## run A
// topmodule
module topmodule( input clk,
input rst,
output [3:0] anode,
output [7:0] cathode,
input B1, B2, B3, B4,
input [4:0] operation);
wire refreshclock;
wire refreshtick;
wire [1:0] refreshcounter;
wire [3:0] digit1;
wire [3:0] digit2;
wire [3:0] digit3;
wire [3:0] digit4;
wire [7:0] digit1disp;
wire [7:0] digit2disp;
wire [7:0] digit3disp;
wire [7:0] digit4disp;
wire dot;
wire [3:0] final1, final2, final3, final4; 
wire [13:0] result;     
wire negative_sign;                
clockDivider refreshclockGenerator( .clk(clk),.clk_out(refreshclock),.tick(refreshtick),.rst(rst));
refreshCounter counter(.clk(clk),.rst(rst),.en(refreshtick),.refreshcounter(refreshcounter));
anodeControl anodeControl(.refreshcounter(refreshcounter),.anode(anode));
increment case1(.clk(clk), .en(refreshtick), .rst(rst),.button(B1),.in(digit1));
increment case2(.clk(clk), .en(refreshtick), .rst(rst),.button(B2),.in(digit2));
increment case3(.clk(clk), .en(refreshtick), .rst(rst),.button(B3),.in(digit3));
increment case4(.clk(clk), .en(refreshtick), .rst(rst),.button(B4),.in(digit4));
operations operate(.clk(clk), .en(refreshtick),.operation(operation), .reset(rst), .dig1(digit1), .dig2(digit2), .dig3(digit3),.dig4(digit4), .result(result), .negative_sign(negative_sign),.dot(dot));
seperate_results seperate(.clk(clk), .en(refreshtick), .result(result), .final1(final1), .final2(final2), .final3(final3), .final4(final4));
seven_seg display1(.clk(clk), .en(refreshtick),.in(final1),.dot(1'b1),.rst(rst),.out(digit1disp));
seven_seg display2(.clk(clk), .en(refreshtick),.in(final2),.dot(1'b1),.rst(rst),.out(digit2disp));
  ...
Size in the first run: about 2500 cells after synthesis, roughly 140 flip-flops, ~23 I/O pins, about 0.020 mm^2 of cells after synthesis.
make LEC_CHECK=0 ABC_AREA=0 CAP_MARGIN=20 CELL_PAD_IN_SITES_GLOBAL_PLACEMENT=0 CORE_MARGIN=2 CORE_UTILIZATION=69 CTS_CLUSTER_DIAMETER=364 CTS_CLUSTER_SIZE=31 GPL_TIMING_DRIVEN=1 MAX_ROUTING_LAYER=met5 PLACE_DENSITY_LB_ADDON=0.09 SETUP_SLACK_MARGIN=1.64 SLEW_MARGIN=0 TNS_END_PERCENT=95 finish   # period 49.4 ns
run.sh (not shown) runs the stock make flow with config.mk's settings and CLKGATE_MAP_FILE=.
Every stage of the flow completed for run A, and the final layout passed the timing, design-rule and antenna checks.
The following lists how run B was set up differently from run A:
==> flow/config.mk <==
export PLATFORM = sky130hd
export DESIGN_NAME = topmodule
export DESIGN_NICKNAME = topmodule
export VERILOG_FILES = /design/flow/design.v
export SDC_FILE = /design/flow/constraint.sdc
export NUM_CORES = 4
export LEC_CHECK = 0
export ABC_AREA = 1
export CAP_MARGIN = 20
export CORE_ASPECT_RATIO = 0.5
export CORE_MARGIN = 2
export CORE_UTILIZATION = 70
export SLEW_MARGIN = 20
==> flow/constraint.sdc <==
create_clock -name core_clock -period 19.5 [get_ports {clk}]
set_input_delay 3.9000 -clock core_clock [delete_from_list [all_inputs] [get_ports {clk}]]
set_output_delay 3.9000 -clock core_clock [all_outputs]
set_load 0.01 [all_outputs]
Findings:
In run B, the synthesized cell count came out 470 above the value in run A.
Run B never completed, since it errored out during 5_1_grt.
Between run A and run B, multiplexer area fraction after synthesis decreased.
Run B gives less synthesized area than run A did.
Between run B and run A, the chip area is lower for run B.
Looking at yosys synthesis chip area, run B sits below run A.
Run B vs run A on area fraction in xor and xnor cells: run B is the lower one.
Between run A and run B, quantity of gates resized following cts increased.
[compare] base=run A new=run B: die width went up by 39%, die boundary height now sits lower.
Inputs modified between run B and run C:
diff --git a/flow/config.mk b/flow/config.mk
--- a/flow/config.mk
+++ b/flow/config.mk
@@ -7,7 +7,5 @@
 export LEC_CHECK = 0
-export ABC_AREA = 1
 export CAP_MARGIN = 20
-export CORE_ASPECT_RATIO = 0.5
 export CORE_MARGIN = 2
-export CORE_UTILIZATION = 70
+export CORE_UTILIZATION = 40
 export SLEW_MARGIN = 20
==> flow/constraint.sdc <==
create_clock -name core_clock -period 30.0 [get_ports {clk}]
set_input_delay 6.0000 -clock core_clock [delete_from_list [all_inputs] [get_ports {clk}]]
set_output_delay 6.0000 -clock core_clock [all_outputs]
set_load 0.01 [all_outputs]
[summary]
Run C: PASS, flow complete, no timing, DRC or antenna violations
Delta(compound-gate portion of the synthesized area, run C - run B) > 0
Run C vs. run B: die extent in x shows a reduction of about 6%; cell count after synthesis saw a decrease; last weighted congestion value of the routability-driven placer -0.045; area fraction in xor and xnor cells now sits higher.
